===== config.mk =====
export PLATFORM = sky130hd
export DESIGN_NAME = cardinal_router
export DESIGN_NICKNAME = cardinal_router
export VERILOG_FILES = /design/flow/design.v
export SDC_FILE = /design/flow/constraint.sdc
export NUM_CORES = 4
export LEC_CHECK = 0
export CAP_MARGIN = 20
export CELL_PAD_IN_SITES_DETAIL_PLACEMENT = 0
export CORE_MARGIN = 2
export CORE_UTILIZATION = 57
export HOLD_SLACK_MARGIN = 0.07
export MAX_ROUTING_LAYER = met5
export SETUP_SLACK_MARGIN = 0.34
export SLEW_MARGIN = 20
export TNS_END_PERCENT = 10

===== constraint.sdc =====
create_clock -name core_clock -period 2.86 [get_ports {clk}]
set_input_delay 0.5720 -clock core_clock [delete_from_list [all_inputs] [get_ports {clk}]]
set_output_delay 0.5720 -clock core_clock [all_outputs]
set_load 0.01 [all_outputs]

===== design.v =====
module bufferDepth1 #(
    parameter WIDTH = 64
) (
    input clk, reset,
    input wrEnable, rdEnable,
    input [WIDTH-1:0] dataIn,
    output [WIDTH-1:0] dataOut,
    output full, empty
);
    reg [WIDTH-1:0] memory;                      
    reg fullFlag;                                
    assign full = fullFlag;
    assign empty = ~fullFlag;
    assign dataOut = memory;                     
    always @(posedge clk) begin
        if (reset) begin
            memory <= 0;
            fullFlag <= 0;
        end
        else begin
            if (wrEnable & (!fullFlag)) begin
                memory <= dataIn;
                fullFlag <= 1;
            end
            if (rdEnable & fullFlag) begin
                fullFlag <= 0;
            end
        end
    end
endmodule
module rotating_prioritizer (
    input clk, reset,
    input polarity,
    input req0, req1,
    output grant0, grant1
);
    reg grantReg0, grantReg1;
    assign grant0 = grantReg0;
    assign grant1 = grantReg1;
    reg lastGrant0, lastGrant1;
    reg reqF0, reqF1;
    reg grantF0, grantF1;
    always @(*) begin
        if (reqF0) begin
            grantF0 = 1;
            grantF1 = 0;
        end
        else begin
            grantF0 = 0;
            grantF1 = reqF1;
        end
    end
    always @(*) begin
        if (polarity) begin
            if (lastGrant1) begin
                {reqF0, reqF1} = {req0, req1};
                {grantReg0, grantReg1} = {grantF0, grantF1};              
            end
            else begin
                {reqF0, reqF1} = {req1, req0};
                {grantReg0, grantReg1} = {grantF1, grantF0};
            end
        end
        else begin  
            if (lastGrant0) begin
                {reqF0, reqF1} = {req0, req1};
                {grantReg0, grantReg1} = {grantF0, grantF1};              
            end
            else begin
                {reqF0, reqF1} = {req1, req0};
                {grantReg0, grantReg1} = {grantF1, grantF0};
            end
        end
    end
    always @(posedge clk) begin
        if (reset) begin
            lastGrant0 <= 1;  
            lastGrant1 <= 1;
        end
        else begin
            if (polarity) begin
                if (~req0 || ~req1) begin  
                    lastGrant1 <= 1;
                end
                else begin
                    if (grantReg0) begin
                        lastGrant1 <= 0;
                    end
                    if (grantReg1) begin
                        lastGrant1 <= 1;
                    end
                end
            end
            else begin  
                if (~req0 || ~req1) begin  
                    lastGrant0 <= 1;
                end
                else begin
                    if (grantReg0) begin
                        lastGrant0 <= 0;
                    end
                    if (grantReg1) begin
                        lastGrant0 <= 1;
                    end
                end
            end
        end
    end
endmodule
module cardinal_router 
#(
    parameter PACKET_SIZE = 64
)
(
    input clk, reset,                     
    output polarity,
    input cwsi,                          
    output cwri,                         
    input [PACKET_SIZE - 1:0] cwdi,      
    input ccwsi,                         
    output ccwri,                        
    input [PACKET_SIZE - 1:0] ccwdi,     
    input pesi,                          
    output peri,                         
    input [PACKET_SIZE - 1:0] pedi,      
    output cwso,                         
    input cwro,                          
    output [PACKET_SIZE - 1:0] cwdo,     
    output ccwso,                        
    input ccwro,                         
    output [PACKET_SIZE - 1:0] ccwdo,    
    output peso,                         
    input pero,                          
    output [PACKET_SIZE - 1:0] pedo      
);
    wire fullCwi0, fullCwi1, fullCcwi0, fullCcwi1, fullPei0, fullPei1;
    wire emptyCwi0, emptyCwi1, emptyCcwi0, emptyCcwi1, emptyPei0, emptyPei1;
    reg rdEnableCwi0, rdEnableCwi1, rdEnableCcwi0, rdEnableCcwi1, rdEnablePei0, rdEnablePei1;
    reg wrEnableCwi0, wrEnableCwi1, wrEnableCcwi0, wrEnableCcwi1, wrEnablePei0, wrEnablePei1;
    wire [PACKET_SIZE - 1:0] dataCwi0, dataCwi1, dataCcwi0, dataCcwi1, dataPei0, dataPei1;
    bufferDepth1 bufCwi0
    (
        .clk(clk),
        .reset(reset),
        .full(fullCwi0),
        .empty(emptyCwi0),
        .rdEnable(rdEnableCwi0),
        .wrEnable(wrEnableCwi0),
        .dataIn(cwdi),
        .dataOut(dataCwi0)
    );
    bufferDepth1 bufCwi1
    (
        .clk(clk),
        .reset(reset),
        .full(fullCwi1),
        .empty(emptyCwi1),
        .rdEnable(rdEnableCwi1),
        .wrEnable(wrEnableCwi1),
        .dataIn(cwdi),
        .dataOut(dataCwi1)
    );
    bufferDepth1 bufCcwi0
    (
        .clk(clk),
        .reset(reset),
        .full(fullCcwi0),
        .empty(emptyCcwi0),
        .rdEnable(rdEnableCcwi0),
        .wrEnable(wrEnableCcwi0),
        .dataIn(ccwdi),
        .dataOut(dataCcwi0)
    );
    bufferDepth1 bufCcwi1
    (
        .clk(clk),
        .reset(reset),
        .full(fullCcwi1),
        .empty(emptyCcwi1),
        .rdEnable(rdEnableCcwi1),
        .wrEnable(wrEnableCcwi1),
        .dataIn(ccwdi),
        .dataOut(dataCcwi1)
    );
    bufferDepth1 bufPei0
    (
        .clk(clk),
        .reset(reset),
        .full(fullPei0),
        .empty(emptyPei0),
        .rdEnable(rdEnablePei0),
        .wrEnable(wrEnablePei0),
        .dataIn(pedi),
        .dataOut(dataPei0)
    );   
    bufferDepth1 bufPei1
    (
        .clk(clk),
        .reset(reset),
        .full(fullPei1),
        .empty(emptyPei1),
        .rdEnable(rdEnablePei1),
        .wrEnable(wrEnablePei1),
        .dataIn(pedi),
        .dataOut(dataPei1)
    ); 
    wire fullCwo0, fullCwo1, fullCcwo0, fullCcwo1, fullPeo0, fullPeo1;
    wire emptyCwo0, emptyCwo1, emptyCcwo0, emptyCcwo1, emptyPeo0, emptyPeo1;
    wire rdEnableCwo0, rdEnableCwo1, rdEnableCcwo0, rdEnableCcwo1, rdEnablePeo0, rdEnablePeo1;
    reg wrEnableCwo0, wrEnableCwo1, wrEnableCcwo0, wrEnableCcwo1, wrEnablePeo0, wrEnablePeo1;
    reg [PACKET_SIZE - 1:0] dataInCwo0, dataInCwo1, dataInCcwo0, dataInCcwo1, dataInPeo0, dataInPeo1;
    wire [PACKET_SIZE - 1:0] dataOutCwo0, dataOutCwo1, dataOutCcwo0, dataOutCcwo1, dataOutPeo0, dataOutPeo1;
    bufferDepth1 bufCwo0
    (
        .clk(clk),
        .reset(reset),
        .full(fullCwo0),
        .empty(emptyCwo0),
        .rdEnable(rdEnableCwo0),
        .wrEnable(wrEnableCwo0),
        .dataIn(dataInCwo0),
        .dataOut(dataOutCwo0)
    );
    bufferDepth1 bufCwo1
    (
        .clk(clk),
        .reset(reset),
        .full(fullCwo1),
        .empty(emptyCwo1),
        .rdEnable(rdEnableCwo1),
        .wrEnable(wrEnableCwo1),
        .dataIn(dataInCwo1),
        .dataOut(dataOutCwo1)
    );
    bufferDepth1 bufCcwo0
    (
        .clk(clk),
        .reset(reset),
        .full(fullCcwo0),
        .empty(emptyCcwo0),
        .rdEnable(rdEnableCcwo0),
        .wrEnable(wrEnableCcwo0),
        .dataIn(dataInCcwo0),
        .dataOut(dataOutCcwo0)
    );
    bufferDepth1 bufCcwo1
    (
        .clk(clk),
        .reset(reset),
        .full(fullCcwo1),
        .empty(emptyCcwo1),
        .rdEnable(rdEnableCcwo1),
        .wrEnable(wrEnableCcwo1),
        .dataIn(dataInCcwo1),
        .dataOut(dataOutCcwo1)
    );
    bufferDepth1 bufPeo0
    (
        .clk(clk),
        .reset(reset),
        .full(fullPeo0),
        .empty(emptyPeo0),
        .rdEnable(rdEnablePeo0),
        .wrEnable(wrEnablePeo0),
        .dataIn(dataInPeo0),
        .dataOut(dataOutPeo0)
    );   
    bufferDepth1 bufPeo1
    (
        .clk(clk),
        .reset(reset),
        .full(fullPeo1),
        .empty(emptyPeo1),
        .rdEnable(rdEnablePeo1),
        .wrEnable(wrEnablePeo1),
        .dataIn(dataInPeo1),
        .dataOut(dataOutPeo1)
    );  
    reg reqCwiCwo, reqCwiPeo;
    reg reqCcwiCcwo, reqCcwiPeo;
    reg reqPeiCwo, reqPeiCcwo;
    wire grantCwiCwo, grantCwiPeo; 
    wire grantCcwiCcwo, grantCcwiPeo;
    wire grantPeiCwo, grantPeiCcwo;
    rotating_prioritizer arbiterCwo
    (
        .clk(clk),
        .reset(reset),
        .polarity(polarity),
        .req0(reqCwiCwo),
        .req1(reqPeiCwo),
        .grant0(grantCwiCwo),
        .grant1(grantPeiCwo)
    );
    rotating_prioritizer arbiterCcwo
    (
        .clk(clk),
        .reset(reset),
        .polarity(polarity),
        .req0(reqCcwiCcwo),
        .req1(reqPeiCcwo),
        .grant0(grantCcwiCcwo),
        .grant1(grantPeiCcwo)
    );
    rotating_prioritizer arbiterPeo
    (
        .clk(clk),
        .reset(reset),
        .polarity(polarity),
        .req0(reqCwiPeo),
        .req1(reqCcwiPeo),
        .grant0(grantCwiPeo),
        .grant1(grantCcwiPeo)
    );
    reg cwriReg, ccwriReg, periReg;
    reg cwsoReg, ccwsoReg, pesoReg;
    reg polarityReg;
    assign cwri     = cwriReg;
    assign ccwri    = ccwriReg;
    assign peri     = periReg;
    assign cwso     = cwsoReg;
    assign ccwso    = ccwsoReg;
    assign peso     = pesoReg;
    assign cwdo = (polarityReg == 0)   ? dataOutCwo1   : dataOutCwo0;
    assign ccwdo = (polarityReg == 0)  ? dataOutCcwo1  : dataOutCcwo0;  
    assign pedo = (polarityReg == 0)   ? dataOutPeo1   : dataOutPeo0; 
    assign rdEnableCwo0     = (polarityReg == 1)   ? (cwsoReg & cwro)      : 0;
    assign rdEnableCwo1     = (polarityReg == 0)   ? (cwsoReg & cwro)      : 0;
    assign rdEnableCcwo0    = (polarityReg == 1)   ? (ccwsoReg & ccwro)    : 0;  
    assign rdEnableCcwo1    = (polarityReg == 0)   ? (ccwsoReg & ccwro)    : 0;  
    assign rdEnablePeo0     = (polarityReg == 1)   ? (pesoReg & pero)      : 0;
    assign rdEnablePeo1     = (polarityReg == 0)   ? (pesoReg & pero)      : 0;  
    assign polarity = polarityReg;
    always @(posedge clk) begin
        if (reset) begin
            polarityReg <= 0;
        end
        else begin
            polarityReg <= ~polarityReg;
        end
    end
    always @(*) begin
        if(polarityReg == 0) begin
            if(emptyCwi1) begin 
                cwriReg = 1;
            end
            else begin 
                cwriReg = 0;
            end
            if(emptyCcwi1) begin 
                ccwriReg = 1;
            end
            else begin 
                ccwriReg = 0;
            end
            if(emptyPei1) begin 
                periReg = 1; 
            end
            else begin 
                periReg = 0;
            end
        end
        else begin  
            if(emptyCwi0) begin 
                cwriReg = 1;
            end
            else begin 
                cwriReg = 0;
            end
            if(emptyCcwi0) begin 
                ccwriReg = 1;
            end
            else begin 
                ccwriReg = 0;
            end
            if(emptyPei0) begin 
                periReg = 1;
            end
            else begin 
                periReg = 0;
            end
        end
    end
    always @(*) begin
        if(polarityReg == 0) begin
            wrEnableCwi0 = 0;
            wrEnableCcwi0 = 0;
            wrEnablePei0 = 0;
            if(cwsi && cwriReg) begin 
                wrEnableCwi1 = 1;
            end
            else begin 
                wrEnableCwi1 = 0;
            end
            if(ccwsi && ccwriReg) begin
                wrEnableCcwi1 = 1;
            end
            else begin 
                wrEnableCcwi1 = 0; 
            end
            if(pesi && periReg) begin 
                wrEnablePei1 = 1;
            end
            else begin 
                wrEnablePei1 = 0;   
            end
        end
        else begin
            wrEnableCwi1 = 0;
            wrEnableCcwi1 = 0;
            wrEnablePei1 = 0;
            if(cwsi && cwriReg) begin 
                wrEnableCwi0 = 1;
            end
            else begin 
                wrEnableCwi0 = 0;
            end
            if(ccwsi && ccwriReg) begin 
                wrEnableCcwi0 = 1;
            end
            else begin 
                wrEnableCcwi0 = 0; 
            end
            if(pesi && periReg) begin 
                wrEnablePei0 = 1;
            end
            else begin 
                wrEnablePei0 = 0; 
            end
        end 
    end
    always @(*) begin
        reqCwiCwo = 0;
        reqCwiPeo = 0;
        reqCcwiCcwo = 0;
        reqCcwiPeo = 0;
        reqPeiCwo = 0;
        reqPeiCcwo = 0;
        if(polarityReg == 0) begin  
            if(fullCwi0 && (dataCwi0[48] == 1) && emptyCwo0) begin 
                reqCwiCwo = 1;
            end
            if(fullCwi0 && (dataCwi0[48] == 0) && emptyPeo0) begin 
                reqCwiPeo = 1;
            end
            if(fullCcwi0 && (dataCcwi0[48] == 1) && emptyCcwo0) begin 
                reqCcwiCcwo = 1;
            end
            if(fullCcwi0 && (dataCcwi0[48] == 0) && emptyPeo0) begin 
                reqCcwiPeo = 1;
            end
            if(fullPei0 && (dataPei0[62] == 0) && emptyCwo0) begin 
                reqPeiCwo = 1;
            end
            if(fullPei0 && (dataPei0[62] == 1) && emptyCcwo0) begin 
                reqPeiCcwo = 1;
            end
        end
        else begin  
            if(fullCwi1 && (dataCwi1[48] == 1) && emptyCwo1) begin 
                reqCwiCwo = 1;
            end
            if(fullCwi1 && (dataCwi1[48] == 0) && emptyPeo1) begin 
                reqCwiPeo = 1;
            end
            if(fullCcwi1 && (dataCcwi1[48] == 1) && emptyCcwo1) begin 
                reqCcwiCcwo = 1;
            end
            if(fullCcwi1 && (dataCcwi1[48] == 0) && emptyPeo1) begin 
                reqCcwiPeo = 1;
            end
            if(fullPei1 && (dataPei1[62] == 0) && emptyCwo1) begin 
                reqPeiCwo = 1;
            end
            if(fullPei1 && (dataPei1[62] == 1) && emptyCcwo1) begin 
                reqPeiCcwo = 1;
            end
        end
    end
    always @(*) begin
        rdEnableCwi0 = 0;
        rdEnableCwi1 = 0;
        rdEnableCcwi0 = 0;
        rdEnableCcwi1 = 0;
        rdEnablePei0 = 0;
        rdEnablePei1 = 0;
        wrEnableCwo0 = 0;
        wrEnableCwo1 = 0;
        wrEnableCcwo0 = 0;
        wrEnableCcwo1 = 0;
        wrEnablePeo0 = 0;
        wrEnablePeo1 = 0;
        dataInCwo0 = 64'bx;
        dataInCwo1 = 64'bx;
        dataInCcwo0 = 64'bx;
        dataInCcwo1 = 64'bx;
        dataInPeo0 = 64'bx;
        dataInPeo1 = 64'bx;
        if(polarityReg == 0)  
        begin
            if(grantCwiCwo) begin                            
                rdEnableCwi0 = 1;
                wrEnableCwo0 = 1;
                dataInCwo0 = dataCwi0;                       
                dataInCwo0[55-:8] = dataCwi0[55-:8] >> 1;    
            end
            if(grantCwiPeo) begin
                rdEnableCwi0 = 1;
                wrEnablePeo0 = 1;
                dataInPeo0 = dataCwi0;
                dataInPeo0[55-:8] = dataCwi0[55-:8] >> 1;
            end
            if(grantCcwiCcwo) begin
                rdEnableCcwi0 = 1;
                wrEnableCcwo0 = 1;
                dataInCcwo0 = dataCcwi0;
                dataInCcwo0[55-:8] = dataCcwi0[55-:8] >> 1;
            end
            if(grantCcwiPeo) begin
                rdEnableCcwi0 = 1;
                wrEnablePeo0 = 1;
                dataInPeo0 = dataCcwi0;
                dataInPeo0[55-:8] = dataCcwi0[55-:8] >> 1;
            end
            if(grantPeiCwo) begin
                rdEnablePei0 = 1;
                wrEnableCwo0 = 1;
                dataInCwo0 = dataPei0;
                dataInCwo0[55-:8] = dataPei0[55-:8] >> 1;
            end
            if(grantPeiCcwo) begin
                rdEnablePei0 = 1;
                wrEnableCcwo0 = 1;
                dataInCcwo0 = dataPei0;
                dataInCcwo0[55-:8] = dataPei0[55-:8] >> 1;
            end
        end
        else  
        begin
            if(grantCwiCwo) begin
                rdEnableCwi1 = 1;
                wrEnableCwo1 = 1;
                dataInCwo1 = dataCwi1;
                dataInCwo1[55-:8] = dataCwi1[55-:8] >> 1;
            end
            if(grantCwiPeo) begin
                rdEnableCwi1 = 1;
                wrEnablePeo1 = 1;
                dataInPeo1 = dataCwi1;
                dataInPeo1[55-:8] = dataCwi1[55-:8] >> 1;
            end
            if(grantCcwiCcwo) begin
                rdEnableCcwi1 = 1;
                wrEnableCcwo1 = 1;
                dataInCcwo1 = dataCcwi1;
                dataInCcwo1[55-:8] = dataCcwi1[55-:8] >> 1;
            end
            if(grantCcwiPeo) begin
                rdEnableCcwi1 = 1;
                wrEnablePeo1 = 1;
                dataInPeo1 = dataCcwi1;
                dataInPeo1[55-:8] = dataCcwi1[55-:8] >> 1;
            end
            if(grantPeiCwo) begin
                rdEnablePei1 = 1;
                wrEnableCwo1 = 1;
                dataInCwo1 = dataPei1;
                dataInCwo1[55-:8] = dataPei1[55-:8] >> 1;
            end
            if(grantPeiCcwo) begin
                rdEnablePei1 = 1;
                wrEnableCcwo1 = 1;
                dataInCcwo1 = dataPei1;
                dataInCcwo1[55-:8] = dataPei1[55-:8] >> 1;
            end
        end
    end
    always @(*) begin
        cwsoReg     = (polarityReg == 0) ? (fullCwo1 & cwro)   : (fullCwo0 & cwro);
        ccwsoReg    = (polarityReg == 0) ? (fullCcwo1 & ccwro) : (fullCcwo0 & ccwro);  
        pesoReg     = (polarityReg == 0) ? (fullPeo1 & pero)   : (fullPeo0 & pero);    
    end 
endmodule 

===== run.sh =====
#!/bin/bash
# the make line also repeats each setting of config.mk as NAME=value (left out here)
make -C /OpenROAD-flow-scripts/flow DESIGN_CONFIG=/design/flow/config.mk WORK_HOME=/design/flow/orfs CLKGATE_MAP_FILE= finish

==> flow_summary.json, run 1 <==
{
  "initial_antenna_violation_count": 21,
  "final.min_clock_period_ns": 2.80,
  "numPortBuffers": 394,
  "leakagePower_nw": 15.3,
  "synth_area_mm2": 0.0326,
  "regToRegEndpoint": "bufPeo0.memory[44]",
  "cp_num_cells": 4,
  "finalClockSkew_ns": 0.0253,
  "setup_viol": 0,
  "dr_total_vias": 29500,
  "die_x_um": 243,
  "synthesis.yosys.warnings": 3,
  "fp-row-count": 87,
  "initial_utilization_pct": 57.7,
  "yosys_cells": 3655,
  "synth.cells.most_frequent": "786 x sky130_fd_sc_hd__nand2_1, 779 x sky130_fd_sc_hd__dfxtp_1, 394 x sky130_fd_sc_hd__a21oi_1, 342 x sky130_fd_sc_hd__nor2_1, 321 x sky130_fd_sc_hd__mux2i_1",
  "ctsHtreeMaxLevel": 3,
  "fmax_mhz": 357,
  "postSynthCellCount": 3655,
  "endpoint_kind": "output pin",
  "status": "no timing/DRC/antenna violations",
  "area.growth.synth_to_final_pct": 27.3,
  "critical-path-top-delay-family": "buffers and inverters",
  "grt_first_pass_wirelength_mm": 169,
  "io_pins": 399,
  "drt_first_iter_violations": 2968,
  "cts.sinks": 779,
  "critical-path-slowest-cell": "sky130_fd_sc_hd__clkdlybuf4s50_1",
  "route.detailed.drc": 0,
  "area_leaders": "sky130_fd_sc_hd__dfxtp_1 48%, sky130_fd_sc_hd__mux2i_1 9.8%, sky130_fd_sc_hd__nand2_1 9.0%, sky130_fd_sc_hd__a211oi_1 7.3%, sky130_fd_sc_hd__mux2_2 6.6%",
  "synth.area.mux_share_pct": 16.5,
  "power_clock_mw": 10.8,
  "post_synth.cell_area_avg_um2": 8.93,
  "cts.clk_slew.worst_paths_ns": 0.06,
  "cts-root-buf": "sky130_fd_sc_hd__clkbuf_16",
  "worst-path-max-fanout": 15,
  "first_global_vias": 28800,
  "peakVddDrop_mv": 0.429,
  "post_synth_edffs": 0,
  "synth.top_cell.area_share_pct": 47.8,
  "pwr.group.sequential_mw": 11.8,
  "worst_setup_path_endpoint": "pedo[46]",
  "worst-r2r-setup-slack_ns": 0.12,
  "combinationalPowerShare_pct": 14.2,
  "critical_path_buf_inv_count": 3,
  "worstMarginPinSlew_ns": 1.16,
  "netSwitchingFraction_pct": 26.4,
  "holdPathEnd": "bufCwo1.memory[32]",
  "post_synth_and_or_nand_nor_area_fraction_pct": 15.0,
  "synth.distinct_cells": 55,
  "maximum_number_of_pins_on_one_net_before_global_route_repair": 229,
  "ys_seq_share_pct": 47.8,
  "worst_setup_path_startpoint": "polarityReg",
  "nFillCells": 4136,
  "final_weighted_congestion_of_routability_driven_global_placement": 0.828,
  "timing_worst_setup_path_type": "flop to output pin",
  "yosysMostFrequentCell": "sky130_fd_sc_hd__nand2_1",
  "globalRouteOverflowTotal": 0,
  "timing.critical_path.cells": "buf_4 > buf_12 > mux2_2 > clkdlybuf4s50_1",
  "route.detailed.wl_per_inst_um": 24.8,
  "synth.yosys.chip_area_mm2": 0.0326,
  "ys_ff": 779,
  "worst_skew_pair.late_latency_ns": 0.63,
  "timing.final.crit_share_pct": 97.9,
  "power.combinational.total_mw": 3.74,
  "setup_repair_after_global_routing_missed_its_margin": "true",
  "grt.total_usage_pct": 36.9,
  "finalSetupTns_ns": 0,
  "cp_peak_stage_delay_ns": 0.48,
  "synth-async-reset-ratio_pct": 0,
  "cts_tree": "done",
  "warnings": 40,
  "cell_internal_pwr_mw": 19.4,
  "finalHoldViolCount": 0,
  "design.final.nets": 4180,
  "detailedPlacementHpwl_mm": 64.7,
  "hold-path-cell-count": 2,
  "power.sequential.fraction_pct": 44.7,
  "timing.critical_path.required_ns": 2.29,
  "core_area_mm2": 0.0565,
  "clockBufferDepth": 3,
  "chipArea_mm2": 0.0592,
  "final.hold.worst_slack_ns": 0.257,
  "slew_headroom_pct": 22.8,
  "final-comb-area_mm2": 0.0160,
  "holdCritStartpoint": "reset",
  "chipHeight_um": 243,
  "power.density_cell_area_mw_per_mm2": 635,
  "numCtsBuffers": 80,
  "ys_sh_xor_pct": 0,
  "cp_data_arrival_time_ns": 2.23,
  "storage_cell_area_mm2": 0.0156,
  "final_antenna_net_count": 0,
  "drt_wl_total_mm": 120,
  "synthAdderAreaFrac_pct": 0,
  "worst_hold_path_type": "input port to flop",
  "routed_via_density": 6.13,
  "finalMaxSlewViolations": 0,
  "crit_path_start_kind": "flop",
  "synth.comb.largest_family": "multiplexers",
  "ff2ff_path_depth": 11,
  "largestPowerGroup": "registers",
  "rr_startpoint": "polarityReg",
  "cts_hold_repair.buffers": 0,
  "detail_route.first_pass.iterations": 8,
  "netSwitchingPower_mw": 6.95,
  "max_cap_viol_count": 0,
  "yosys_most_used_dff": "sky130_fd_sc_hd__dfxtp_1",
  "clock_power_share_pct": 41.1,
  "synthAoiAreaFrac_pct": 16.5,
  "post-synth-top-area-cell": "sky130_fd_sc_hd__dfxtp_1"
}
-- through the flow --
step	setup WS, ns	instance area, um2	instances	total power, mW	utilization [%]
finish	0.0586	41500	4813	26.4	73.5
global route	0.0368	41500	4811	27.0	73.5
CTS	0.0830	40800	4762	26.1	72.2
detailed placement	-0.00792	37500	4572	15.4	66.3
global placement	0.0974	37500	4572	15.3	66.3
floorplan	0.342	32600	3657	13.8	-
-- per-layer routing --
metal  GRT usage (%)  vias up  routed length [um]
li1                -    13400                   -
met1            46.3    14200               46200
met2            60.9     1615               55800
met3            6.97      365               11600
met4            18.2       14                5840
met5               0        -                  97
-- area by class of cell --
class	count	share of cell area, %
Multi-Input combinational cell	2559	38.6
Sequential cell	779	37.6
Timing Repair Buffer	552	14.9
Clock buffer	123	5.99
Tap cell	756	2.28
Clock inverter	22	0.590
Antenna cell	14	0.0843
Inverter	8	0.0723
-- repair_timing --
action                                  4_1_cts  5_1_grt
pin swaps                                     3       11
gates resized                               302       51
endpoints found under the setup margin      489      529
buffers inserted                             35       17
cloned                                       10       20
==> run 2, diff against run 1 <==
Settings changed: ABC_AREA set to 1, CELL_PAD_IN_SITES_DETAIL_PLACEMENT 0 to not set, CORE_UTILIZATION 57 to 61, CTS_CLUSTER_SIZE set to 75, HOLD_SLACK_MARGIN 0.07 to not set, MAX_ROUTING_LAYER met5 to met4, SETUP_SLACK_MARGIN 0.34 to not set, TNS_END_PERCENT 10 to not set.
Clock period 2.86 ns to 2.08 ns, I/O delays scaled along.
==> flow_summary.json, run 2 <==
{
  "worst_hold_path_type": "input port to flop",
  "check-failures": "negative setup slack",
  "worst-r2r-setup-slack_ns": -0.46,
  "detail_route.first_pass.iterations": 9,
  "cell_internal_pwr_mw": 29.4,
  "ys_sh_xor_pct": 0,
  "timing_worst_setup_path_type": "flop to flop",
  "storage_cell_area_mm2": 0.0156,
  "fmax_mhz": 394,
  "dr_total_vias": 40100,
  "route.detailed.wl_per_inst_um": 20.3,
  "power_clock_mw": 14.9,
  "synthesis.yosys.warnings": 3,
  "final_antenna_net_count": 0,
  "cp_data_arrival_time_ns": 3.05,
  "post-synth-top-area-cell": "sky130_fd_sc_hd__dfxtp_1",
  "routed_via_density": 5.69,
  "netSwitchingPower_mw": 13.5,
  "cts.clk_slew.worst_paths_ns": 0.06,
  "critical_path_buf_inv_count": 5,
  "ys_seq_share_pct": 43.4,
  "post-route-worst-setup-slack_ns": -0.456,
  "grt.total_usage_pct": 40.7,
  "hold-path-cell-count": 3,
  "power.sequential.fraction_pct": 39.7,
  "area.growth.synth_to_final_pct": 36.2,
  "power.combinational.total_mw": 11.0,
  "drt_wl_total_mm": 143,
  "final.hold.worst_slack_ns": 0.387,
  "yosysMostFrequentCell": "sky130_fd_sc_hd__nand2_1",
  "largestPowerGroup": "registers",
  "nFillCells": 3771,
  "design.final.nets": 6415,
  "timing.critical_path.cells": "buf_12 > buf_8 > nor2_4 > nand3_2 > nand3_1 > nand2_1 > nand2_2 > nand3_2 > nand2_4 > nand2_8 > buf_6 > buf_12 > buf_12 > nand2_1 > o21ai_0 > nor2_1 > nor2_1",
  "postSynthCellCount": 5708,
  "synthAoiAreaFrac_pct": 14.7,
  "cp_peak_stage_delay_ns": 0.40,
  "globalRouteOverflowTotal": 0,
  "synth.cells.most_frequent": "1,597 x sky130_fd_sc_hd__nand2_1, 1,158 x sky130_fd_sc_hd__nor2_1, 779 x sky130_fd_sc_hd__dfxtp_1, 733 x sky130_fd_sc_hd__o21ai_0, 607 x sky130_fd_sc_hd__inv_1",
  "chipHeight_um": 247,
  "finalClockSkew_ns": 0.0304,
  "worstMarginPinSlew_ns": 0.511,
  "clockBufferDepth": 3,
  "holdCritStartpoint": "cwdi[15]",
  "yosys_most_used_dff": "sky130_fd_sc_hd__dfxtp_1",
  "stdcell_area_mm2": 0.0490,
  "leakagePower_nw": 23.6,
  "detailedPlacementHpwl_mm": 75.6,
  "pre_cts_ws_ns": -0.221,
  "first_global_vias": 35100,
  "critical-path-slowest-cell": "sky130_fd_sc_hd__dfxtp_4",
  "critPathMostFrequentCell": "sky130_fd_sc_hd__buf_12",
  "timing.final.crit_share_pct": 122,
  "maximum_number_of_pins_on_one_net_before_global_route_repair": 115,
  "warnings": 34,
  "power.density_cell_area_mw_per_mm2": 875,
  "clock_power_share_pct": 34.7,
  "grt_first_pass_wirelength_mm": 189,
  "worst_skew_pair.late_latency_ns": 0.64,
  "setup_repair_after_global_routing_missed_its_margin": "true",
  "die_x_um": 247,
  "rr_startpoint": "polarityReg",
  "drt_first_iter_violations": 4907,
  "ff2ff_path_depth": 17,
  "area_leaders": "sky130_fd_sc_hd__dfxtp_1 43%, sky130_fd_sc_hd__nand2_1 17%, sky130_fd_sc_hd__nor2_1 12%, sky130_fd_sc_hd__o21ai_0 10%, sky130_fd_sc_hd__inv_1 6.3%",
  "post_synth_and_or_nand_nor_area_fraction_pct": 30.5,
  "synth.area.mux_share_pct": 0,
  "synth.distinct_cells": 27,
  "synth.yosys.chip_area_mm2": 0.0360,
  "post_synth.cell_area_avg_um2": 6.30,
  "numPortBuffers": 394,
  "cts.sinks": 779,
  "regToRegEndpoint": "bufPeo0.memory[53]",
  "chipArea_mm2": 0.0609,
  "cp_num_cells": 17,
  "final-comb-area_mm2": 0.0175,
  "cts-root-buf": "sky130_fd_sc_hd__clkbuf_16",
  "route.detailed.drc": 0,
  "synthAdderAreaFrac_pct": 0,
  "slew_headroom_pct": 65.6,
  "timing.critical_path.required_ns": 2.59,
  "worst_setup_path_startpoint": "polarityReg",
  "synth.comb.largest_family": "simple AND/OR/NAND/NOR gates",
  "critical-path-top-delay-family": "simple AND/OR/NAND/NOR gates",
  "final.min_clock_period_ns": 2.54,
  "setup_viol": 639,
  "worst-path-max-fanout": 7,
  "max_cap_viol_count": 0,
  "holdPathEnd": "bufCwi1.memory[15]",
  "power.total_mw": 42.9,
  "synth-async-reset-ratio_pct": 0,
  "endpoint_kind": "flop",
  "pwr.group.sequential_mw": 17.0,
  "crit_path_start_kind": "flop",
  "synth.top_cell.area_share_pct": 43.4,
  "synth_area_mm2": 0.0360,
  "finalMaxSlewViolations": 0,
  "status": "finished with violations",
  "netSwitchingFraction_pct": 31.4,
  "fp-row-count": 89,
  "io_pins": 399,
  "numCtsBuffers": 81,
  "finalHoldViolCount": 0,
  "peakVddDrop_mv": 0.880,
  "dpl_cell_area_mm2": 0.0425,
  "initial_utilization_pct": 61.3,
  "worst_setup_path_endpoint": "bufPeo0.memory[53]",
  "post_synth_edffs": 0,
  "ctsHtreeMaxLevel": 3,
  "core_area_mm2": 0.0587,
  "yosys_cells": 5708,
  "ys_ff": 779,
  "initial_antenna_violation_count": 8,
  "final_weighted_congestion_of_routability_driven_global_placement": 0.910,
  "cts_tree": "done",
  "combinationalPowerShare_pct": 25.6
}
run 2: area by class of cell:
cell class	count	share of cell area, %
flip-flops and latches	779	31.8
diodes	9	0.0460
well taps	773	1.97
repair buffers	805	20.3
multi-input cells	3933	35.7
inverters	615	4.75
clock inverters	20	0.488
clock buffers	121	4.94
run 2: metrics by stage:
step | setup TNS, ns | utilization (%) | cells
2_1_floorplan | 0 | - | 5710
5_1_grt | -215.36 | 83.5 | 7054
4_1_cts | -143.80 | 79.1 | 6947
3_3_place_gp | -23.31 | 72.4 | 6749
3_5_place_dp | -34.81 | 72.4 | 6749
6_report | -168.17 | 83.5 | 7055
run 2: what timing repair did:
| item | CTS | global route |
|---|---|---|
| gates resized | 834 | 325 |
| hold buffers | 0 | 0 |
| setup buffers | 31 | 31 |
| endpoints found under the setup margin | 579 | 641 |
| gates cloned | 27 | 69 |
| pin swaps | 30 | 51 |
run 2: layer usage:
layer	vias to the layer above	wire [um]	part of all wire (%)	track usage (%)
met1	18000	51200	36	50.8
met5	-	0	0	-
met3	772	18400	13	6.70
met2	2862	63100	44	64.4
met4	0	10700	7.5	19.3
li1	18500	-	-	-
==> run 3, diff against run 2 <==
Settings changed: ABC_AREA 1 to not set, CORE_MARGIN 2 to 10, CORE_UTILIZATION 61 to 63, CTS_CLUSTER_DIAMETER set to 217, CTS_CLUSTER_SIZE 75 to not set, GPL_ROUTABILITY_DRIVEN set to 1, MAX_ROUTING_LAYER met4 to met5, MIN_ROUTING_LAYER set to met1, SETUP_SLACK_MARGIN set to 0.97, SLEW_MARGIN 20 to 10, TNS_END_PERCENT set to 25.
Clock period 2.08 ns to 6.38 ns, I/O delays scaled along.
==> flow_summary.json, run 3 <==
{
  "core_area_mm2": 0.0513,
  "synth.comb.largest_family": "multiplexers",
  "yosysMostFrequentCell": "sky130_fd_sc_hd__nand2_1",
  "final_core_util_pct": 76.7,
  "cell_internal_pwr_mw": 8.49,
  "initial_antenna_violation_count": 11,
  "ctsHtreeMaxLevel": 3,
  "netSwitchingFraction_pct": 26.0,
  "detailedPlacementHpwl_mm": 64.0,
  "fmax_mhz": 210,
  "clock_power_share_pct": 41.2,
  "clockBufferDepth": 3,
  "drt_first_iter_violations": 2966,
  "timing.final.crit_share_pct": 74.7,
  "power_clock_mw": 4.72,
  "first_global_vias": 28200,
  "critical-path-top-delay-family": "buffers and inverters",
  "final_weighted_congestion_of_routability_driven_global_placement": 0.868,
  "critical-path-slowest-cell": "sky130_fd_sc_hd__dfxtp_4",
  "rr_startpoint": "polarityReg",
  "ff2ff_path_depth": 7,
  "synthAoiAreaFrac_pct": 16.5,
  "cp_data_arrival_time_ns": 3.49,
  "post_synth_edffs": 0,
  "endpoint_kind": "output pin",
  "synth.distinct_cells": 55,
  "yosys_most_used_dff": "sky130_fd_sc_hd__dfxtp_1",
  "grt_first_pass_wirelength_mm": 163,
  "pwr.group.sequential_mw": 5.29,
  "timing.critical_path.cells": "buf_4 > mux2i_1 > nor2_1 > clkdlybuf4s50_1",
  "finalClockSkew_ns": 0.0324,
  "setup_repair_after_global_routing_missed_its_margin": "false",
  "final.min_clock_period_ns": 4.77,
  "cts.sinks": 779,
  "route.detailed.wl_per_inst_um": 23.5,
  "holdCritStartpoint": "bufCcwi1.memory[47]",
  "postSynthCellCount": 3655,
  "worst-r2r-setup-slack_ns": 2.06,
  "chipArea_mm2": 0.0613,
  "numPortBuffers": 394,
  "numCtsBuffers": 77,
  "warnings": 45,
  "fp-row-count": 83,
  "finalMaxSlewViolations": 0,
  "power.total_mw": 11.5,
  "initial_utilization_pct": 63.6,
  "timing_worst_setup_path_type": "flop to output pin",
  "synthAdderAreaFrac_pct": 0,
  "cts.clk_slew.worst_paths_ns": 0.06,
  "io_pins": 399,
  "hold-path-cell-count": 2,
  "synth.cells.most_frequent": "786 x sky130_fd_sc_hd__nand2_1, 779 x sky130_fd_sc_hd__dfxtp_1, 394 x sky130_fd_sc_hd__a21oi_1, 342 x sky130_fd_sc_hd__nor2_1, 321 x sky130_fd_sc_hd__mux2i_1",
  "largestPowerGroup": "registers",
  "post_synth_and_or_nand_nor_area_fraction_pct": 15.0,
  "post_synth.cell_area_avg_um2": 8.93,
  "status": "no timing/DRC/antenna violations",
  "finalSetupTns_ns": 0,
  "setup_viol": 0,
  "power.density_cell_area_mw_per_mm2": 292,
  "area.growth.synth_to_final_pct": 20.6,
  "number_of_resized_instances_in_the_post_cts_repair_step": 0,
  "combinationalPowerShare_pct": 12.7,
  "max_cap_viol_count": 0,
  "postCtsSetupRepairBufs": 0,
  "stdcell_area_mm2": 0.0393,
  "crit_path_start_kind": "flop",
  "synth.yosys.chip_area_mm2": 0.0326,
  "chipHeight_um": 248,
  "cp_num_cells": 4,
  "final.hold.worst_slack_ns": 0.468,
  "grt.total_usage_pct": 34.1,
  "timing.critical_path.required_ns": 5.10,
  "dpl_cell_area_mm2": 0.0367,
  "worst_hold_path_type": "flop to flop",
  "cts_hold_repair.buffers": 0,
  "power.sequential.fraction_pct": 46.1,
  "post-synth-top-area-cell": "sky130_fd_sc_hd__dfxtp_1",
  "routed_via_density": 6.19,
  "worstMarginPinSlew_ns": 1.22,
  "worst-path-max-fanout": 68,
  "synth_area_mm2": 0.0326,
  "cp_peak_stage_delay_ns": 1.03,
  "drt_wl_total_mm": 109,
  "leakagePower_nw": 13.7,
  "route.detailed.drc": 0,
  "detail_route.first_pass.iterations": 6,
  "cts_tree": "done",
  "worst_setup_path_startpoint": "polarityReg",
  "worst_setup_path_endpoint": "peso",
  "synthesis.yosys.warnings": 3,
  "synth-async-reset-ratio_pct": 0,
  "ys_sh_xor_pct": 0,
  "power.combinational.total_mw": 1.46,
  "holdPathEnd": "bufCcwi1.memory[47]",
  "design.final.nets": 4066,
  "synth.area.mux_share_pct": 16.5,
  "peakVddDrop_mv": 0.249,
  "cts-root-buf": "sky130_fd_sc_hd__clkbuf_16",
  "dr_total_vias": 28600,
  "yosys_cells": 3655,
  "ys_seq_share_pct": 47.8,
  "maximum_number_of_pins_on_one_net_before_global_route_repair": 245,
  "die_x_um": 248,
  "finalHoldViolCount": 0,
  "critical_path_buf_inv_count": 2,
  "ys_ff": 779,
  "slew_headroom_pct": 19.0,
  "synth.top_cell.area_share_pct": 47.8,
  "nFillCells": 3611,
  "worst_skew_pair.late_latency_ns": 0.64,
  "regToRegEndpoint": "bufCcwo0.memory[28]",
  "netSwitchingPower_mw": 2.98,
  "area_leaders": "sky130_fd_sc_hd__dfxtp_1 48%, sky130_fd_sc_hd__mux2i_1 9.8%, sky130_fd_sc_hd__nand2_1 9.0%, sky130_fd_sc_hd__a211oi_1 7.3%, sky130_fd_sc_hd__mux2_2 6.6%",
  "globalRouteOverflowTotal": 0,
  "final_antenna_net_count": 0
}
## run 3: final cells by class
class                   count  area (um2)  area share (%)
repair buffers            443        4460            11.3
clock buffers             111        2260            5.74
flip-flops and latches    779       15600            39.7
multi-input cells        2557       15700            40.0
diodes                     11        27.5          0.0700
clock inverters            28         365           0.929
well taps                 680         851            2.16
inverters                   8        30.0          0.0763
## run 3: routing by layer
layer	track usage [%]	part of all wire [%]
met1	42.5	38
met2	55.1	47
met3	7.15	10
met4	17.4	4.8
met5	0	0.012
## run 3: stage by stage
stage | setup WS (ns) | cells
floorplan | 2.93 | 3657
global placement | 2.18 | 4465
detailed placement | 2.12 | 4466
CTS | 1.67 | 4605
global route | 1.53 | 4613
finish | 1.61 | 4617
==> run 4, diff against run 3 <==
Settings changed: CORE_MARGIN 10 to 2, CORE_UTILIZATION 63 to 70, CTS_CLUSTER_DIAMETER 217 to not set, CTS_CLUSTER_SIZE set to 37, GPL_ROUTABILITY_DRIVEN 1 to not set, MAX_ROUTING_LAYER met5 to not set, MIN_ROUTING_LAYER met1 to not set, SETUP_SLACK_MARGIN 0.97 to 0.51, SLEW_MARGIN 10 to 20, TNS_END_PERCENT 25 to not set.
Clock period 6.38 ns to 2.07 ns, I/O delays scaled along.
==> flow_summary.json, run 4 <==
{
  "postSynthCellCount": 3655,
  "synthAoiAreaFrac_pct": 16.5,
  "post_synth.cell_area_avg_um2": 8.93,
  "ys_seq_share_pct": 47.8,
  "synth.comb.largest_family": "multiplexers",
  "synth.yosys.chip_area_mm2": 0.0326,
  "area_leaders": "sky130_fd_sc_hd__dfxtp_1 48%, sky130_fd_sc_hd__mux2i_1 9.8%, sky130_fd_sc_hd__nand2_1 9.0%, sky130_fd_sc_hd__a211oi_1 7.3%, sky130_fd_sc_hd__mux2_2 6.6%",
  "numCtsBuffers": 76,
  "post-synth-top-area-cell": "sky130_fd_sc_hd__dfxtp_1",
  "fp-row-count": 79,
  "synth.top_cell.area_share_pct": 47.8,
  "synth.area.mux_share_pct": 16.5,
  "numPortBuffers": 394,
  "synth.distinct_cells": 55,
  "synthesis.yosys.warnings": 3,
  "synth.cells.most_frequent": "786 x sky130_fd_sc_hd__nand2_1, 779 x sky130_fd_sc_hd__dfxtp_1, 394 x sky130_fd_sc_hd__a21oi_1, 342 x sky130_fd_sc_hd__nor2_1, 321 x sky130_fd_sc_hd__mux2i_1",
  "chipHeight_um": 220,
  "synth-async-reset-ratio_pct": 0,
  "tool.error": "[ERROR DPL-0038] Utilization greater than 100%, impossible to legalize",
  "post_synth_and_or_nand_nor_area_fraction_pct": 15.0,
  "io_pins": 399,
  "yosys_most_used_dff": "sky130_fd_sc_hd__dfxtp_1",
  "post_synth_edffs": 0,
  "stop_stage": "5_1_grt",
  "die_x_um": 220,
  "chipArea_mm2": 0.0483,
  "detailedPlacementHpwl_mm": 68.2,
  "cts-root-buf": "sky130_fd_sc_hd__clkbuf_16",
  "ys_ff": 779,
  "pre_cts_ws_ns": -0.415,
  "ctsHtreeMaxLevel": 3,
  "ys_sh_xor_pct": 0,
  "final_weighted_congestion_of_routability_driven_global_placement": 0.883,
  "synth_area_mm2": 0.0326,
  "cts.sinks": 779,
  "status": "did not finish",
  "yosysMostFrequentCell": "sky130_fd_sc_hd__nand2_1",
  "yosys_cells": 3655,
  "dpl_cell_area_mm2": 0.0394,
  "initial_utilization_pct": 70.5,
  "clockBufferDepth": 3,
  "synthAdderAreaFrac_pct": 0,
  "core_area_mm2": 0.0463
}
==> run 4: what timing repair did <==
item / CTS
setup endpoints to repair: 974
buffers inserted: 63
hold buffers: 0
pin swaps: 6
gates resized: 856
cloned: 33
==> run 4: stage by stage <==
stage | util, % | std cells | TNS [ns] | total power [mW] | hold WS [ns]
after floorplan | - | 3657 | -18.89 | 19.5 | 0.444
after global placement | 85.1 | 4513 | -104.82 | 21.5 | 0.452
after detailed placement | 85.1 | 4513 | -128.07 | 21.7 | 0.458
after CTS | 94.8 | 4745 | -187.21 | 36.3 | 0.0338
==> run 5, diff against run 4 <==
Settings changed: CTS_CLUSTER_SIZE 37 to 41, MAX_ROUTING_LAYER set to met4, SETUP_SLACK_MARGIN 0.51 to not set.
Clock period 2.07 ns to 2.61 ns, I/O delays scaled along.
==> flow_summary.json, run 5 <==
{
  "yosysMostFrequentCell": "sky130_fd_sc_hd__nand2_1",
  "first_global_vias": 30400,
  "area_leaders": "sky130_fd_sc_hd__dfxtp_1 48%, sky130_fd_sc_hd__mux2i_1 9.8%, sky130_fd_sc_hd__nand2_1 9.0%, sky130_fd_sc_hd__a211oi_1 7.3%, sky130_fd_sc_hd__mux2_2 6.6%",
  "post_synth_and_or_nand_nor_area_fraction_pct": 15.0,
  "netSwitchingFraction_pct": 27.8,
  "crit_path_start_kind": "flop",
  "cts_hold_repair.buffers": 0,
  "fp-row-count": 79,
  "drt_wl_total_mm": 135,
  "synthAoiAreaFrac_pct": 16.5,
  "chipHeight_um": 220,
  "fmax_mhz": 297,
  "cts_tree": "done",
  "rr_startpoint": "polarityReg",
  "io_pins": 399,
  "chipArea_mm2": 0.0483,
  "setup_viol": 203,
  "final.min_clock_period_ns": 3.36,
  "cts-root-buf": "sky130_fd_sc_hd__clkbuf_16",
  "initial_antenna_violation_count": 22,
  "ctsHtreeMaxLevel": 3,
  "power.combinational.total_mw": 4.56,
  "post_synth_edffs": 0,
  "worstMarginPinSlew_ns": 1.22,
  "synthAdderAreaFrac_pct": 0,
  "synth_area_mm2": 0.0326,
  "cell_internal_pwr_mw": 20.8,
  "peakVddDrop_mv": 0.656,
  "slew_headroom_pct": 18.8,
  "worst_setup_path_endpoint": "bufPeo1.memory[19]",
  "die_x_um": 220,
  "detail_route.first_pass.iterations": 7,
  "endpoint_kind": "flop",
  "post-route-worst-setup-slack_ns": -0.754,
  "synth.top_cell.area_share_pct": 47.8,
  "ys_sh_xor_pct": 0,
  "numCtsBuffers": 75,
  "route.detailed.drc": 0,
  "maximum_number_of_pins_on_one_net_before_global_route_repair": 218,
  "area.growth.synth_to_final_pct": 28.2,
  "critical-path-top-delay-family": "AND-OR/OR-AND gates",
  "synth-async-reset-ratio_pct": 0,
  "pre_cts_ws_ns": -0.0966,
  "core_area_mm2": 0.0463,
  "initial_utilization_pct": 70.5,
  "power.sequential.fraction_pct": 45.0,
  "synth.cells.most_frequent": "786 x sky130_fd_sc_hd__nand2_1, 779 x sky130_fd_sc_hd__dfxtp_1, 394 x sky130_fd_sc_hd__a21oi_1, 342 x sky130_fd_sc_hd__nor2_1, 321 x sky130_fd_sc_hd__mux2i_1",
  "ys_seq_share_pct": 47.8,
  "cp_peak_stage_delay_ns": 0.68,
  "cts.sinks": 779,
  "detailedPlacementHpwl_mm": 63.9,
  "timing.critical_path.cells": "buf_12 > buf_8 > and4bb_4 > buf_4 > a211oi_4 > a2111oi_4 > buf_4 > o21ai_2 > a31oi_4 > buf_12 > buf_8 > clkbuf_16 > a221o_1",
  "clockBufferDepth": 3,
  "clock_power_share_pct": 39.2,
  "final_antenna_net_count": 0,
  "numPortBuffers": 394,
  "dr_total_vias": 32900,
  "synth.area.mux_share_pct": 16.5,
  "netSwitchingPower_mw": 7.99,
  "route.detailed.wl_per_inst_um": 28.7,
  "power.density_cell_area_mw_per_mm2": 689,
  "yosys_cells": 3655,
  "cp_num_cells": 13,
  "largestPowerGroup": "registers",
  "critical_path_buf_inv_count": 7,
  "design.final.nets": 4195,
  "timing_worst_setup_path_type": "flop to flop",
  "yosys_most_used_dff": "sky130_fd_sc_hd__dfxtp_1",
  "warnings": 40,
  "ff2ff_path_depth": 13,
  "grt.total_usage_pct": 46.9,
  "setup_repair_after_global_routing_missed_its_margin": "true",
  "critical-path-slowest-cell": "sky130_fd_sc_hd__a211oi_4",
  "max_cap_viol_count": 0,
  "cts.clk_slew.worst_paths_ns": 0.06,
  "stdcell_area_mm2": 0.0418,
  "final_weighted_congestion_of_routability_driven_global_placement": 0.923,
  "synth.yosys.chip_area_mm2": 0.0326,
  "timing.critical_path.required_ns": 3.12,
  "worst-path-max-fanout": 7,
  "worst_skew_pair.late_latency_ns": 0.65,
  "holdPathEnd": "polarityReg",
  "drt_first_iter_violations": 5979,
  "post_synth.cell_area_avg_um2": 8.93,
  "synth.distinct_cells": 55,
  "synth.comb.largest_family": "multiplexers",
  "cp_data_arrival_time_ns": 3.88,
  "combinationalPowerShare_pct": 15.8,
  "grt_first_pass_wirelength_mm": 169,
  "finalHoldViolCount": 0,
  "leakagePower_nw": 16.4,
  "timing.final.crit_share_pct": 129,
  "check-failures": "negative setup slack",
  "finalMaxSlewViolations": 0,
  "post-synth-top-area-cell": "sky130_fd_sc_hd__dfxtp_1",
  "synthesis.yosys.warnings": 3,
  "regToRegEndpoint": "bufPeo1.memory[19]",
  "holdCritStartpoint": "reset",
  "power_clock_mw": 11.3,
  "pwr.group.sequential_mw": 12.9,
  "postSynthCellCount": 3655,
  "hold-path-cell-count": 2,
  "dpl_cell_area_mm2": 0.0374,
  "status": "finished with violations",
  "worst_setup_path_startpoint": "polarityReg",
  "ys_ff": 779,
  "worst-r2r-setup-slack_ns": -0.75,
  "globalRouteOverflowTotal": 0,
  "finalClockSkew_ns": 0.0205,
  "worst_hold_path_type": "input port to flop",
  "routed_via_density": 7.03
}
[run 5: stage by stage]
step	utilization, %	total power, mW	std cells	setup TNS, ns	hold slack [ns]
floorplan	-	15.1	3657	-1.62	0.444
global placement	80.8	16.7	4433	0	0.452
detailed placement	80.8	16.8	4433	-1.34	0.459
CTS	87.4	27.8	4590	-21.14	0.248
global route	90.3	29.2	4681	-78.35	0.249
finish	90.4	28.8	4686	-74.48	0.262
[run 5: what timing repair did]
| item | 4_1_cts | 5_1_grt |
|---|---|---|
| endpoints found under the hold margin | 0 | 0 |
| gates resized | 174 | 312 |
| gates cloned | 11 | 35 |
| setup buffers | 12 | 34 |
| endpoints found under the setup margin | 301 | 469 |
| pin swaps | 7 | 25 |
[run 5: area by class of cell]
cell class | instances | area, um2
fill | 1976 | 4450
clock buffer | 110 | 2230
tap | 607 | 759
timing repair buffer | 574 | 6710
clock inverter | 24 | 280
antenna | 27 | 67.6
multi-input combinational | 2557 | 16100
sequential | 779 | 15600
inverter | 8 | 30.0
[run 5: layer usage]
layer / GRT usage, % / share of wire, % / wire length [um]
met4: 31.8 / 9.5 / 12800
met5: - / 0 / 0
met2: 71.8 / 42 / 56600
met3: 12.1 / 16 / 21700
met1: 54.4 / 32 / 43500
==> run 6, diff against run 5 <==
Settings changed: CTS_CLUSTER_DIAMETER set to 328, CTS_CLUSTER_SIZE 41 to 36, MAX_ROUTING_LAYER met4 to not set, SETUP_SLACK_MARGIN set to 0.61.
Clock period 2.61 ns to 2.55 ns, I/O delays scaled along.
==> flow_summary.json, run 6 <==
{
  "area_leaders": "sky130_fd_sc_hd__dfxtp_1 48%, sky130_fd_sc_hd__mux2i_1 9.8%, sky130_fd_sc_hd__nand2_1 9.0%, sky130_fd_sc_hd__a211oi_1 7.3%, sky130_fd_sc_hd__mux2_2 6.6%",
  "ctsHtreeMaxLevel": 1,
  "detailedPlacementHpwl_mm": 64.6,
  "status": "did not finish",
  "yosys_most_used_dff": "sky130_fd_sc_hd__dfxtp_1",
  "synth.area.mux_share_pct": 16.5,
  "ys_seq_share_pct": 47.8,
  "yosysMostFrequentCell": "sky130_fd_sc_hd__nand2_1",
  "io_pins": 399,
  "clockBufferDepth": 3,
  "cts-root-buf": "sky130_fd_sc_hd__clkbuf_16",
  "synth.cells.most_frequent": "786 x sky130_fd_sc_hd__nand2_1, 779 x sky130_fd_sc_hd__dfxtp_1, 394 x sky130_fd_sc_hd__a21oi_1, 342 x sky130_fd_sc_hd__nor2_1, 321 x sky130_fd_sc_hd__mux2i_1",
  "post_synth_edffs": 0,
  "post-synth-top-area-cell": "sky130_fd_sc_hd__dfxtp_1",
  "cts.sinks": 779,
  "synth.distinct_cells": 55,
  "post_synth_and_or_nand_nor_area_fraction_pct": 15.0,
  "chipArea_mm2": 0.0483,
  "numPortBuffers": 394,
  "synth.comb.largest_family": "multiplexers",
  "initial_utilization_pct": 70.5,
  "post_synth.cell_area_avg_um2": 8.93,
  "final_weighted_congestion_of_routability_driven_global_placement": 0.891,
  "synth-async-reset-ratio_pct": 0,
  "synth_area_mm2": 0.0326,
  "synthAoiAreaFrac_pct": 16.5,
  "ys_ff": 779,
  "fp-row-count": 79,
  "stop_stage": "5_1_grt",
  "postSynthCellCount": 3655,
  "core_area_mm2": 0.0463,
  "synth.yosys.chip_area_mm2": 0.0326,
  "synth.top_cell.area_share_pct": 47.8,
  "numCtsBuffers": 25,
  "die_x_um": 220,
  "ys_sh_xor_pct": 0,
  "dpl_cell_area_mm2": 0.0380,
  "chipHeight_um": 220,
  "yosys_cells": 3655,
  "synthAdderAreaFrac_pct": 0,
  "synthesis.yosys.warnings": 3
}
[run 6: what timing repair did]
item                       4_1_cts
setup buffers                   98
pin swaps                       55
hold buffers                     0
cloned                          42
resized                        799
setup endpoints to repair      716
[run 6: through the flow]
| step | setup slack [ns] | instances | setup TNS, ns | util (%) | hold WS (ns) |
|---|---|---|---|---|---|
| after CTS | -0.216 | 4614 | -31.19 | 89.7 | 0.261 |
| after detailed placement | -0.0195 | 4447 | -0.0237 | 82.2 | 0.458 |
| after global placement | 0.0780 | 4447 | 0 | 82.2 | 0.452 |
| after floorplan | 0.267 | 3657 | 0 | - | 0.444 |
==> run 7, diff against run 6 <==
Settings changed: ABC_AREA set to 1, CAP_MARGIN 20 to 40, CORE_UTILIZATION 70 to 72, CTS_CLUSTER_DIAMETER 328 to 84, CTS_CLUSTER_SIZE 36 to not set, PLACE_DENSITY_LB_ADDON set to 0.05, SETUP_SLACK_MARGIN 0.61 to 0.49.
Clock period 2.55 ns to 2.64 ns, I/O delays scaled along.
==> flow_summary.json, run 7 <==
{
  "numPortBuffers": 394,
  "detailedPlacementHpwl_mm": 68.2,
  "yosysMostFrequentCell": "sky130_fd_sc_hd__nand2_1",
  "ys_ff": 779,
  "synthAoiAreaFrac_pct": 14.7,
  "post_synth_and_or_nand_nor_area_fraction_pct": 30.5,
  "dpl_cell_area_mm2": 0.0404,
  "postSynthCellCount": 5708,
  "post-synth-top-area-cell": "sky130_fd_sc_hd__dfxtp_1",
  "status": "did not finish",
  "synth-async-reset-ratio_pct": 0,
  "clockBufferDepth": 3,
  "synthesis.yosys.warnings": 3,
  "synth.yosys.chip_area_mm2": 0.0360,
  "post_synth_edffs": 0,
  "numCtsBuffers": 76,
  "initial_utilization_pct": 73.2,
  "die_x_um": 228,
  "cts-root-buf": "sky130_fd_sc_hd__clkbuf_16",
  "final_weighted_congestion_of_routability_driven_global_placement": 0.914,
  "post_synth.cell_area_avg_um2": 6.30,
  "synth.top_cell.area_share_pct": 43.4,
  "core_area_mm2": 0.0492,
  "fp-row-count": 81,
  "ctsHtreeMaxLevel": 3,
  "synth.area.mux_share_pct": 0,
  "tool.error": "[ERROR GRT-0232] Routing congestion too high. Check the congestion heatmap in the GUI.",
  "cts_hold_repair.buffers": 0,
  "chipHeight_um": 228,
  "ys_sh_xor_pct": 0,
  "cts.sinks": 779,
  "io_pins": 399,
  "stop_stage": "5_1_grt",
  "yosys_most_used_dff": "sky130_fd_sc_hd__dfxtp_1",
  "synth.comb.largest_family": "simple AND/OR/NAND/NOR gates",
  "synth.distinct_cells": 27,
  "synth.cells.most_frequent": "1,597 x sky130_fd_sc_hd__nand2_1, 1,158 x sky130_fd_sc_hd__nor2_1, 779 x sky130_fd_sc_hd__dfxtp_1, 733 x sky130_fd_sc_hd__o21ai_0, 607 x sky130_fd_sc_hd__inv_1",
  "area_leaders": "sky130_fd_sc_hd__dfxtp_1 43%, sky130_fd_sc_hd__nand2_1 17%, sky130_fd_sc_hd__nor2_1 12%, sky130_fd_sc_hd__o21ai_0 10%, sky130_fd_sc_hd__inv_1 6.3%",
  "yosys_cells": 5708,
  "synth_area_mm2": 0.0360,
  "grt.total_usage_pct": 102,
  "chipArea_mm2": 0.0518,
  "globalRouteOverflowTotal": 3207,
  "ys_seq_share_pct": 43.4,
  "synthAdderAreaFrac_pct": 0
}
[run 7: per-stage QoR]
step / std cells / setup slack (ns) / utilization (%)
after floorplan: 5710 / 0.483 / -
after global placement: 6473 / 0.140 / 82.1
after detailed placement: 6473 / 0.0682 / 82.1
after CTS: 6688 / 0.144 / 91.0
[run 7: routing by layer]
| layer | overflow | global-route usage, % |
|---|---|---|
| met2 | 1942 | 118 |
| met3 | 186 | 90.0 |
| met1 | 209 | 93.7 |
| met4 | 843 | 115 |
| met5 | 27 | 78.3 |
[run 7: what timing repair did]
item,CTS
gates cloned,33
resized,847
setup endpoints to repair,640
pin swaps,13
setup buffers,45
==> run 8, diff against run 7 <==
Settings changed: ABC_AREA 1 to not set, CAP_MARGIN 40 to 20, CORE_UTILIZATION 72 to 55, CTS_CLUSTER_DIAMETER 84 to not set, PLACE_DENSITY_LB_ADDON 0.05 to not set, SETUP_SLACK_MARGIN 0.49 to not set.
Clock period 2.64 ns to 1.8 ns, I/O delays scaled along.
==> flow_summary.json, run 8 <==
{
  "chipHeight_um": 248,
  "cts_hold_repair.buffers": 0,
  "ys_ff": 779,
  "worstMarginPinSlew_ns": 1.12,
  "synth.comb.largest_family": "multiplexers",
  "clockBufferDepth": 3,
  "setup_repair_after_global_routing_missed_its_margin": "true",
  "cts.clk_slew.worst_paths_ns": 0.06,
  "route.detailed.drc": 0,
  "post_synth_edffs": 0,
  "cts.sinks": 779,
  "post_synth.cell_area_avg_um2": 8.93,
  "fp-row-count": 89,
  "yosys_most_used_dff": "sky130_fd_sc_hd__dfxtp_1",
  "critical-path-slowest-cell": "sky130_fd_sc_hd__dfxtp_4",
  "globalRouteOverflowTotal": 0,
  "detail_route.first_pass.iterations": 6,
  "chipArea_mm2": 0.0613,
  "yosysMostFrequentCell": "sky130_fd_sc_hd__nand2_1",
  "grt_first_pass_wirelength_mm": 172,
  "synthAdderAreaFrac_pct": 0,
  "ctsHtreeMaxLevel": 3,
  "initial_utilization_pct": 55.5,
  "area.growth.synth_to_final_pct": 42.0,
  "worst-r2r-setup-slack_ns": -0.76,
  "synth.area.mux_share_pct": 16.5,
  "setup_viol": 910,
  "stdcell_area_mm2": 0.0463,
  "post_layout_nonfiller_instances": 5060,
  "power_clock_mw": 16.9,
  "ys_sh_xor_pct": 0,
  "max_cap_viol_count": 0,
  "netSwitchingPower_mw": 11.8,
  "placedCellCount": 4714,
  "initial_antenna_violation_count": 8,
  "maximum_number_of_pins_on_one_net_before_global_route_repair": 222,
  "power.combinational.total_mw": 7.51,
  "check-failures": "negative setup slack",
  "timing.critical_path.cells": "buf_12 > buf_12 > buf_8 > buf_6 > nand2b_4 > o32a_1 > a21oi_4 > buf_12 > buf_16 > buf_12 > mux2i_1 > a211oi_1",
  "timing.critical_path.required_ns": 2.24,
  "synthAoiAreaFrac_pct": 16.5,
  "warnings": 38,
  "core_area_mm2": 0.0588,
  "status": "finished with violations",
  "numPortBuffers": 394,
  "leakagePower_nw": 17.4,
  "critical_path_buf_inv_count": 7,
  "clock_power_share_pct": 39.1,
  "pwr.group.sequential_mw": 18.8,
  "combinationalPowerShare_pct": 17.4,
  "synth.yosys.chip_area_mm2": 0.0326,
  "peakVddDrop_mv": 0.979,
  "critPathMostFrequentCell": "sky130_fd_sc_hd__buf_12",
  "power.density_cell_area_mw_per_mm2": 933,
  "ff2ff_path_depth": 12,
  "cts-root-buf": "sky130_fd_sc_hd__clkbuf_16",
  "final_antenna_net_count": 0,
  "fmax_mhz": 390,
  "yosys_cells": 3655,
  "worst-path-max-fanout": 8,
  "synth_area_mm2": 0.0326,
  "post_synth_and_or_nand_nor_area_fraction_pct": 15.0,
  "grt.total_usage_pct": 36.9,
  "synth-async-reset-ratio_pct": 0,
  "final.min_clock_period_ns": 2.56,
  "post-route-worst-setup-slack_ns": -0.763,
  "hold-path-cell-count": 4,
  "routed_via_density": 6.14,
  "rr_startpoint": "polarityReg",
  "io_pins": 399,
  "power.total_mw": 43.2,
  "synth.distinct_cells": 55,
  "cp_num_cells": 12,
  "route.detailed.wl_per_inst_um": 25.7,
  "ys_seq_share_pct": 47.8,
  "finalMaxSlewViolations": 0,
  "largestPowerGroup": "registers",
  "cp_data_arrival_time_ns": 3.01,
  "timing_worst_setup_path_type": "flop to flop",
  "die_x_um": 248,
  "area_leaders": "sky130_fd_sc_hd__dfxtp_1 48%, sky130_fd_sc_hd__mux2i_1 9.8%, sky130_fd_sc_hd__nand2_1 9.0%, sky130_fd_sc_hd__a211oi_1 7.3%, sky130_fd_sc_hd__mux2_2 6.6%",
  "numCtsBuffers": 80,
  "post-synth-top-area-cell": "sky130_fd_sc_hd__dfxtp_1",
  "cts_tree": "done",
  "power.sequential.fraction_pct": 43.5,
  "slew_headroom_pct": 25.4,
  "worst_setup_path_endpoint": "bufCcwo0.memory[31]",
  "final_weighted_congestion_of_routability_driven_global_placement": 0.879,
  "crit_path_start_kind": "flop",
  "endpoint_kind": "flop",
  "cell_internal_pwr_mw": 31.5,
  "drt_first_iter_violations": 3602,
  "detailedPlacementHpwl_mm": 71.2,
  "synth.cells.most_frequent": "786 x sky130_fd_sc_hd__nand2_1, 779 x sky130_fd_sc_hd__dfxtp_1, 394 x sky130_fd_sc_hd__a21oi_1, 342 x sky130_fd_sc_hd__nor2_1, 321 x sky130_fd_sc_hd__mux2i_1",
  "postSynthCellCount": 3655,
  "synthesis.yosys.warnings": 3,
  "synth.top_cell.area_share_pct": 47.8,
  "holdCritStartpoint": "reset",
  "finalClockSkew_ns": 0.0234,
  "dpl_cell_area_mm2": 0.0391,
  "critical-path-top-delay-family": "buffers and inverters",
  "nFillCells": 3795,
  "holdPathEnd": "arbiterCwo.lastGrant1",
  "worst_setup_path_startpoint": "polarityReg",
  "netSwitchingFraction_pct": 27.2,
  "dr_total_vias": 31000,
  "cp_peak_stage_delay_ns": 0.41,
  "worst_skew_pair.late_latency_ns": 0.63,
  "design.final.nets": 4422,
  "worst_hold_path_type": "input port to flop",
  "timing.final.crit_share_pct": 142,
  "first_global_vias": 29100,
  "finalHoldViolCount": 0,
  "drt_wl_total_mm": 130,
  "regToRegEndpoint": "bufCcwo0.memory[31]"
}
[run 8: area by class of cell]
type,instances,area [um2],share of cell area [%]
antenna,5,12.5,0.0270
clock buffer,117,2320,5.01
clock inverter,25,314,0.678
inverter,8,30.0,0.0648
multi-input combinational,2557,17400,37.5
sequential,779,15600,33.7
tap,773,967,2.09
timing repair buffer,796,9710,21.0
[run 8: per-stage QoR]
stage	hold slack [ns]	util (%)	setup WS, ns	setup TNS, ns
after CTS	0.197	73.3	-0.722	-396.96
after global placement	0.453	66.5	-0.586	-265.40
final	0.221	78.8	-0.763	-417.97
after floorplan	0.444	-	-0.483	-56.47
after global routing	0.237	78.8	-0.836	-457.74
after detailed placement	0.458	66.5	-0.646	-285.29
[run 8: what timing repair did]
item | CTS | global route
pin swaps | 4 | 126
cloned | 24 | 52
gates resized | 594 | 434
setup endpoints to repair | 759 | 941
buffers inserted | 50 | 76
[run 8: layer usage]
layer	wire length [um]	track usage [%]
met1	48700	47.1
met2	59900	60.9
met3	13700	6.61
met4	7480	16.8
met5	34	0
No activity file was given, so power comes from the tool's default toggle rates.
